## old
Design distortion_correction, start of the top module:
module distortion_correction #(
    parameter DATA_WIDTH = 16,
    parameter H_RES = 1280,
    parameter V_RES = 720
)(
    input clk,
    input rst_n,
    input [15:0] fx, fy,       
    input [15:0] cx, cy,       
    input [15:0] k1, k2, k3,   
    input valid_params,
    input [DATA_WIDTH-1:0] vin_data,
    input vin_de, vin_vs, vin_hs,
    input [9:0] pixel_x, pixel_y,
    output reg [DATA_WIDTH-1:0] vout_data,
    output reg vout_de, vout_vs, vout_hs,
    input [15:0] ram_rd_data,
    output reg [19:0] ram_rd_addr,
    output reg ram_rd_en
);
export LEC_CHECK = 0
export ABC_AREA = 0
export CAP_MARGIN = 0
export CELL_PAD_IN_SITES_DETAIL_PLACEMENT = 0
export CORE_MARGIN = 2
export CORE_UTILIZATION = 72
export CTS_CLUSTER_DIAMETER = 28
export CTS_CLUSTER_SIZE = 56
export GPL_TIMING_DRIVEN = 1
export HOLD_SLACK_MARGIN = 0.11
export PLACE_DENSITY = 0.35
export SETUP_SLACK_MARGIN = 2.68
export SLEW_MARGIN = 20
export TNS_END_PERCENT = 80
create_clock -name core_clock -period 9.56 [get_ports {clk}]
run.sh (not shown) runs the stock make flow with config.mk's settings and CLKGATE_MAP_FILE=.
Finished, but not clean: old, with negative setup slack.
Changes in new relative to old:
# old
export LEC_CHECK = 0
export ABC_AREA = 0
export CAP_MARGIN = 0
export CELL_PAD_IN_SITES_DETAIL_PLACEMENT = 0
export CORE_MARGIN = 2
export CORE_UTILIZATION = 72
export CTS_CLUSTER_DIAMETER = 28
export CTS_CLUSTER_SIZE = 56
export GPL_TIMING_DRIVEN = 1
export HOLD_SLACK_MARGIN = 0.11
export PLACE_DENSITY = 0.35
export SETUP_SLACK_MARGIN = 2.68
export SLEW_MARGIN = 20
export TNS_END_PERCENT = 80
create_clock -name core_clock -period 9.56 [get_ports {clk}]
# new
export LEC_CHECK = 0
export CAP_MARGIN = 20
export CORE_MARGIN = 2
export CORE_UTILIZATION = 36
export SLEW_MARGIN = 20
create_clock -name core_clock -period 16.9 [get_ports {clk}]
new vs. old: total non-filler cell area in the finished layout decreased about 8%, number of inserted diodes decreased 1.
Delta (new minus old): wire length shows a reduction of 48000 um.
Of new and old, just one finished clean: new.

---

Starting RTL as in the previous note.
clock: 20.0 ns
lec_check: 0
cap_margin: 0
core_aspect_ratio: 0.5
core_margin: 8
core_utilization: 40
cts_cluster_diameter: 62
cts_cluster_size: 10
hold_slack_margin: 0.29
slew_margin: 20
tns_end_percent: 80
The first run finished clean.
Edit:
CAP_MARGIN = 20   (was 0)
CORE_ASPECT_RATIO = default   (was 0.5)
CORE_MARGIN = 2   (was 8)
CORE_UTILIZATION = 70   (was 40)
CTS_CLUSTER_DIAMETER = default   (was 62)
CTS_CLUSTER_SIZE = default   (was 10)
HOLD_SLACK_MARGIN = default   (was 0.29)
TNS_END_PERCENT = default   (was 80)
clock period = 13.0 ns   (was 20.0 ns; I/O delays follow)
What happened:
- Now the flow reached the layout checks and failed them: negative setup slack
- cell area increases slightly
- register-to-register slack got worse by 4700 ps
- setup slack got worse by 4700 ps
- wire length grows slightly

---

## oak
The RTL this note starts from:
==> flow/design.v <==
module distortion_correction #(
    parameter DATA_WIDTH = 16,
    parameter H_RES = 1280,
    parameter V_RES = 720
)(
    input clk,
    input rst_n,
    input [15:0] fx, fy,       
    input [15:0] cx, cy,       
    input [15:0] k1, k2, k3,   
    input valid_params,
    input [DATA_WIDTH-1:0] vin_data,
    input vin_de, vin_vs, vin_hs,
    input [9:0] pixel_x, pixel_y,
    output reg [DATA_WIDTH-1:0] vout_data,
    output reg vout_de, vout_vs, vout_hs,
    input [15:0] ram_rd_data,
    output reg [19:0] ram_rd_addr,
    output reg ram_rd_en
);
    localparam IDLE = 2'b00;
    localparam CALC = 2'b01;
    localparam WAIT = 2'b10;
    localparam OUT  = 2'b11;
    reg [1:0] state, next_state;
    reg signed [15:0] x_norm, y_norm;       
    reg signed [31:0] x2, y2, r2;           
    reg signed [31:0] r4, r6;               
    reg signed [31:0] distortion_factor;    
    reg signed [15:0] x_distorted, y_distorted;   
    reg [9:0] corrected_x, corrected_y;     
    reg [9:0] px_d1, py_d1, px_d2, py_d2;
    reg de_d1, vs_d1, hs_d1;
    reg de_d2, vs_d2, hs_d2;
    reg de_d3, vs_d3, hs_d3;
    reg [2:0] calc_cnt;
    always @(posedge clk or negedge rst_n) begin
        if (!rst_n) begin
            state <= IDLE;
        end else begin
            state <= next_state;
        end
    end
    always @(*) begin
        case (state)
            IDLE: next_state = (vin_de && valid_params) ? CALC : IDLE;
            CALC: next_state = (calc_cnt == 3'd4) ? WAIT : CALC;
            WAIT: next_state = OUT;
            OUT:  next_state = IDLE;
            default: next_state = IDLE;
        endcase
    end
    always @(posedge clk or negedge rst_n) begin
        if (!rst_n) begin
            calc_cnt <= 0;
            x_norm <= 0; y_norm <= 0;
            x2 <= 0; y2 <= 0; r2 <= 0;
            r4 <= 0; r6 <= 0;
            distortion_factor <= 0;
            x_distorted <= 0; y_distorted <= 0;
            corrected_x <= 0; corrected_y <= 0;
        end else begin
            case (state)
                IDLE: begin
                    calc_cnt <= 0;
                    if (vin_de && valid_params) begin
                        x_norm <= (pixel_x - cx);
                        y_norm <= (pixel_y - cy);
                    end
                end
                CALC: begin
                    calc_cnt <= calc_cnt + 1;
                    case (calc_cnt)
                        3'd0: begin
                            x2 <= x_norm * x_norm;
                            y2 <= y_norm * y_norm;
                        end
                        3'd1: begin
                            r2 <= x2 + y2;
                        end
                        3'd2: begin
                            r4 <= (r2 * r2) >> 16;   
                            r6 <= (r2 * r2 * r2) >> 24;
                        end
                        3'd3: begin
                            distortion_factor <= 32'h10000 + 
                                               ((k1 * r2) >> 8) + 
                                               ((k2 * r4) >> 8) + 
                                               ((k3 * r6) >> 8);
                        end
                        3'd4: begin
                            x_distorted <= (x_norm * distortion_factor) >> 16;
                            y_distorted <= (y_norm * distortion_factor) >> 16;
                        end
                    endcase
                end
                WAIT: begin
                    corrected_x <= cx + x_distorted;
                    corrected_y <= cy + y_distorted;
                end
                default: begin
                    calc_cnt <= 0;
                end
            endcase
        end
    end
    wire in_bounds = (corrected_x < H_RES) && (corrected_y < V_RES) && 
                    (corrected_x >= 0) && (corrected_y >= 0);
    always @(posedge clk or negedge rst_n) begin
        if (!rst_n) begin
            px_d1 <= 0; py_d1 <= 0; px_d2 <= 0; py_d2 <= 0;
            de_d1 <= 0; vs_d1 <= 0; hs_d1 <= 0;
            de_d2 <= 0; vs_d2 <= 0; hs_d2 <= 0;
            de_d3 <= 0; vs_d3 <= 0; hs_d3 <= 0;
            ram_rd_addr <= 0;
            ram_rd_en <= 0;
            vout_data <= 0;
            vout_de <= 0; vout_vs <= 0; vout_hs <= 0;
        end else begin
            px_d1 <= pixel_x; py_d1 <= pixel_y;
            px_d2 <= px_d1;   py_d2 <= py_d1;
            de_d1 <= vin_de; vs_d1 <= vin_vs; hs_d1 <= vin_hs;
            de_d2 <= de_d1;  vs_d2 <= vs_d1;  hs_d2 <= hs_d1;
            de_d3 <= de_d2;  vs_d3 <= vs_d2;  hs_d3 <= hs_d2;
            if (state == OUT) begin
                if (valid_params && de_d3 && in_bounds) begin
                    ram_rd_addr <= corrected_y * H_RES + corrected_x;
                    ram_rd_en <= 1'b1;
                end else begin
                    ram_rd_addr <= py_d2 * H_RES + px_d2;
                    ram_rd_en <= de_d3;
                end
            end else begin
                ram_rd_en <= 1'b0;
            end
            vout_data <= ram_rd_data;
            vout_de <= de_d3;
            vout_vs <= vs_d3;
            vout_hs <= hs_d3;
        end
    end
endmodule
Settings: LEC_CHECK=0, ABC_AREA=0, CAP_MARGIN=30, CELL_PAD_IN_SITES_DETAIL_PLACEMENT=2, CELL_PAD_IN_SITES_GLOBAL_PLACEMENT=3, CORE_ASPECT_RATIO=1.1, CORE_MARGIN=2, CORE_UTILIZATION=28, CTS_CLUSTER_DIAMETER=400, GPL_ROUTABILITY_DRIVEN=0, MAX_ROUTING_LAYER=met4, MIN_ROUTING_LAYER=met2, SLEW_MARGIN=20; clock period 28.1 ns.
--- input diff oak..pine ---
==> flow/config.mk <==
export PLATFORM = sky130hd
export DESIGN_NAME = distortion_correction
export DESIGN_NICKNAME = distortion_correction
export VERILOG_FILES = /design/flow/design.v
export SDC_FILE = /design/flow/constraint.sdc
export NUM_CORES = 4
export LEC_CHECK = 0
export CAP_MARGIN = 20
export CORE_MARGIN = 2
export CORE_UTILIZATION = 40
export SLEW_MARGIN = 20
==> flow/constraint.sdc <==
create_clock -name core_clock -period 16.9 [get_ports {clk}]
set_input_delay 3.3800 -clock core_clock [delete_from_list [all_inputs] [get_ports {clk}]]
set_output_delay 3.3800 -clock core_clock [all_outputs]
set_load 0.01 [all_outputs]
[summary]
On sequential share of layout area: between pine and oak, it ends up lower for oak. Compare pine and oak | final antenna diode count lower: pine. Height of the die, pine vs oak: down by more than 10%. Delta (pine minus oak): global-route usage went down 11 points, non-clock buffer count decreased by 16% relative to the old numbers, post-detailed-route count of antenna-violating nets roughly the same.
Input-level comparison between birch and pine:
diff --git a/flow/config.mk b/flow/config.mk
--- a/flow/config.mk
+++ b/flow/config.mk
@@ -8,4 +8,6 @@
 export CAP_MARGIN = 20
 export CORE_MARGIN = 2
-export CORE_UTILIZATION = 40
+export CORE_UTILIZATION = 72
+export PLACE_DENSITY_LB_ADDON = 0.01
+export SETUP_SLACK_MARGIN = 3.81
 export SLEW_MARGIN = 20
==> flow/constraint.sdc <==
create_clock -name core_clock -period 12.8 [get_ports {clk}]
set_input_delay 2.5600 -clock core_clock [delete_from_list [all_inputs] [get_ports {clk}]]
set_output_delay 2.5600 -clock core_clock [all_outputs]
set_load 0.01 [all_outputs]
Notes after the runs:
Summary of pine and birch: one run falls short of a clean finish, namely birch. What birch reported for die area has to be multiplied by 1.8 to get the figure for pine. birch vs pine, launch point of the worst path: r2[2] vs r2[4]. Routed length per placed instance (birch vs. pine) increases by a little under 10%. birch against pine: post-layout net count rose by 3.7%; final cell count without fillers went down; buffer and inverter count on the worst path went up; area of placed instances grew by 1.2%; global-route wire length before repair shows no meaningful change. Area taken by flip-flops and latches essentially unchanged between pine and birch.
diff inputs: birch => maple
diff --git a/flow/config.mk b/flow/config.mk
--- a/flow/config.mk
+++ b/flow/config.mk
@@ -6,8 +6,12 @@
 export NUM_CORES = 4
 export LEC_CHECK = 0
-export CAP_MARGIN = 20
+export ABC_AREA = 1
+export CAP_MARGIN = 35
 export CORE_MARGIN = 2
 export CORE_UTILIZATION = 72
-export PLACE_DENSITY_LB_ADDON = 0.01
-export SETUP_SLACK_MARGIN = 3.81
+export CTS_CLUSTER_DIAMETER = 206
+export CTS_CLUSTER_SIZE = 15
+export HOLD_SLACK_MARGIN = -0.04
+export PLACE_DENSITY = 0.87
+export SETUP_SLACK_MARGIN = -0.56
 export SLEW_MARGIN = 20
==> flow/constraint.sdc <==
create_clock -name core_clock -period 9.9 [get_ports {clk}]
set_input_delay 1.9800 -clock core_clock [delete_from_list [all_inputs] [get_ports {clk}]]
set_output_delay 1.9800 -clock core_clock [all_outputs]
set_load 0.01 [all_outputs]
--- outcome ---
Status maple: flow complete, layout not clean - setup timing
maple gives more total global-route track usage than birch did.
maple vs birch: cell count after placement up by more than 10%
Compared with birch, maple shows a higher y dimension of the die.
Inputs modified between maple and cedar:
==> flow/config.mk <==
export PLATFORM = sky130hd
export DESIGN_NAME = distortion_correction
export DESIGN_NICKNAME = distortion_correction
export VERILOG_FILES = /design/flow/design.v
export SDC_FILE = /design/flow/constraint.sdc
export NUM_CORES = 4
export LEC_CHECK = 0
export ABC_AREA = 1
export CAP_MARGIN = 20
export CORE_MARGIN = 2
export CORE_UTILIZATION = 72
export CTS_CLUSTER_DIAMETER = 347
export CTS_CLUSTER_SIZE = 10
export HOLD_SLACK_MARGIN = -0.04
export SETUP_SLACK_MARGIN = 2.33
export SLEW_MARGIN = 20
export TNS_END_PERCENT = 10
==> flow/constraint.sdc <==
create_clock -name core_clock -period 9.6 [get_ports {clk}]
set_input_delay 1.9200 -clock core_clock [delete_from_list [all_inputs] [get_ports {clk}]]
set_output_delay 1.9200 -clock core_clock [all_outputs]
set_load 0.01 [all_outputs]
[summary]
- Start point of the critical path = r2[16]: maple; start point of the critical path = r2[4]: cedar
- What the final checks of cedar revealed, after a flow that finished every stage, was a layout that fails on setup timing.
- Ran to the end and failed final checks on setup timing: maple.
- | routed length on met3 | cedar vs maple | 2200 um lower |
- From maple to cedar the numbers moved as follows: final cell count rose 93, worst path arrival time went up by 70 ps.

---

RTL: the design.v shown in full above, as it stands there.
clock: 20.0 ns
lec_check: 0
cap_margin: 20
cell_pad_in_sites_detail_placement: 1
cell_pad_in_sites_global_placement: 1
core_aspect_ratio: 0.74
core_margin: 3
core_utilization: 60
max_routing_layer: met4
min_routing_layer: met2
place_density_lb_addon: 0.15
slew_margin: 20
tns_end_percent: 90
The starting point completed with no timing, DRC or antenna violations.
Rerun with:
- ABC_AREA: not set -> 1
- CELL_PAD_IN_SITES_DETAIL_PLACEMENT: 1 -> not set
- CELL_PAD_IN_SITES_GLOBAL_PLACEMENT: 1 -> not set
- CORE_ASPECT_RATIO: 0.74 -> not set
- CORE_MARGIN: 3 -> 2
- CORE_UTILIZATION: 60 -> 72
- HOLD_SLACK_MARGIN: not set -> -0.08
- MAX_ROUTING_LAYER: met4 -> not set
- MIN_ROUTING_LAYER: met2 -> not set
- PLACE_DENSITY_LB_ADDON: 0.15 -> not set
- TNS_END_PERCENT: 90 -> not set
- clock period: 20.0 -> 9.91 ns (I/O delays scaled with it)
=> This time the run ran to the end with violations: negative setup slack; synthesized area came out higher by a few percent; first-iteration DRC count goes down by well over a third; wire length shrinks by a few percent; final cell count goes up by about a fifth.
Rerun with:
- ABC_AREA: 1 -> not set
- CAP_MARGIN: 20 -> 0
- CORE_UTILIZATION: 72 -> 40
- CTS_CLUSTER_DIAMETER: not set -> 62
- CTS_CLUSTER_SIZE: not set -> 10
- HOLD_SLACK_MARGIN: -0.08 -> not set
- clock period: 9.91 -> 20.0 ns (I/O delays scaled with it)
Outcome:
- The new run finished clean
- core utilization drops by 38 points
- clock skew drops by 0.013 ns
- setup slack improved by 5.6 ns
- via count drops by 18%
- final cell count drops by 7.6%
- first-iteration DRC count drops by 46%
- maximum frequency drops by 27%
- area after synthesis drops by 3.8%
- final area drops by 7.6%
- global-route usage drops by 23 points
Rerun with:
- ABC_AREA: not set -> 1
- CAP_MARGIN: 0 -> 20
- CELL_PAD_IN_SITES_DETAIL_PLACEMENT: not set -> 2
- CELL_PAD_IN_SITES_GLOBAL_PLACEMENT: not set -> 1
- CORE_ASPECT_RATIO: not set -> 0.74
- CORE_MARGIN: 2 -> 5
- CORE_UTILIZATION: 40 -> 60
- CTS_CLUSTER_DIAMETER: 62 -> not set
- CTS_CLUSTER_SIZE: 10 -> 33
- GPL_ROUTABILITY_DRIVEN: not set -> 0
- GPL_TIMING_DRIVEN: not set -> 0
- MAX_ROUTING_LAYER: not set -> met5
- MIN_ROUTING_LAYER: not set -> met1
- PLACE_DENSITY_LB_ADDON: not set -> 0.15
- TNS_END_PERCENT: not set -> 90
After rerunning: The changed run failed in 3_5_place_dp; die area goes down by a quarter to a third; synthesized cell count goes up by about a fifth; synthesized area increases by a few percent.

---

== run 1 ==
// distortion_correction: RTL as listed in full above, without the edits since
==> flow/config.mk <==
export PLATFORM = sky130hd
export DESIGN_NAME = distortion_correction
export DESIGN_NICKNAME = distortion_correction
export VERILOG_FILES = /design/flow/design.v
export SDC_FILE = /design/flow/constraint.sdc
export NUM_CORES = 4
export LEC_CHECK = 0
export CAP_MARGIN = 0
export CELL_PAD_IN_SITES_DETAIL_PLACEMENT = 0
export CORE_MARGIN = 2
export CORE_UTILIZATION = 72
export CTS_CLUSTER_DIAMETER = 28
export CTS_CLUSTER_SIZE = 56
export GPL_TIMING_DRIVEN = 1
export HOLD_SLACK_MARGIN = 0.11
export PLACE_DENSITY_LB_ADDON = 0.11
export SETUP_SLACK_MARGIN = -0.6
export SLEW_MARGIN = 20
export TNS_END_PERCENT = 10
==> flow/constraint.sdc <==
create_clock -name core_clock -period 11.1 [get_ports {clk}]
set_input_delay 2.2200 -clock core_clock [delete_from_list [all_inputs] [get_ports {clk}]]
set_output_delay 2.2200 -clock core_clock [all_outputs]
set_load 0.01 [all_outputs]
Finished, but not clean: run 1, with negative setup slack.
[inputs] run 2 vs run 1
- swapping -0.6 for 5.0 in SETUP_SLACK_MARGIN
- swapping 0 for 2 in CELL_PAD_IN_SITES_DETAIL_PLACEMENT
- swapping 28 for 80 in CTS_CLUSTER_DIAMETER
- swapping 72 for 16 in CORE_UTILIZATION
- swapping 11.1 for 26.0 in the clock period (ns, I/O delays scaled along)
[summary]
Run 2 ended with every stage complete and zero timing, DRC or antenna violations. | share of the final layout cell area in sequential cells | run 1 vs run 2 | ≈ equal |. | final sum of negative setup slack | run 2 vs run 1 | 15.26 ns higher |. Per the comparison of run 2 with run 1, post-layout utilization of the core decreased by 62 points relative to the old numbers, setup fix buffers added after clock tree synthesis decreased by 20 relative to the old numbers. Compare run 2 and run 1 | final weighted congestion in routability-driven placement higher: run 1. On hold slack, run 2 and run 1 are basically level. Number of antenna cells inserted delta for run 2 relative to run 1: 16 higher. Compared with run 1, run 2 shows a lower clock network contribution to total cell area.
The following lists how run 3 was set up differently from run 2:
- PLACE_DENSITY_LB_ADDON: 0.11 -> unset
- CAP_MARGIN: 0 -> 20
- GPL_TIMING_DRIVEN: 1 -> unset
- CTS_CLUSTER_SIZE: 56 -> unset
- SETUP_SLACK_MARGIN: 5.0 -> 4.79
- HOLD_SLACK_MARGIN: 0.11 -> unset
- CORE_UTILIZATION: 16 -> 40
- TNS_END_PERCENT: 10 -> unset
- CTS_CLUSTER_DIAMETER: 80 -> unset
- CELL_PAD_IN_SITES_DETAIL_PLACEMENT: 2 -> unset
- the clock period (ns, I/O delays scaled along): 26.0 -> 16.9
[summary]
- The launch point of the critical path comes out r2[7] in one run and r2[10] in the other, namely in run 3 and run 2 respectively.
- Delta (run 3 minus run 2): count of clock-buffer cells in the layout lost about 2%; clock insertion delay at the later pin of the skew report about even; relative area of non-clock buffer cells in the final design increased 0.49 points.
- Compared with run 2, in run 3 first-iteration DRC count went up 2134.
- Diff run 2 -> run 3 | global-route usage | increase of 10 points
- Between run 3 and run 2, the final-layout worst hold slack figures differ only marginally.
- Sort run 2 and run 3 by pin count of the biggest net entering global routing asc -> top: run 3
For run 4, these inputs were changed with respect to run 3:
- changing CORE_UTILIZATION from 40 to 52
- removing SETUP_SLACK_MARGIN (formerly 4.79)
- changing the clock period (ns, I/O delays scaled along) from 16.9 to 11.4
==> results <==
To summarise run 4: no stage aborted, but the layout did not pass its checks, failing on negative setup slack. Maximum cell stage delay along the critical path, run 3 and run 4, higher one = run 3. From run 3 to run 4 the numbers moved as follows: area growth from synthesis to final layout has increased, cell area after layout saw an increase, post-CTS setup buffer count went down 45, sequential share of layout area now sits lower. Delta (run 4 minus run 3): effective utilization at floorplan higher; final worst-path cycle share higher.
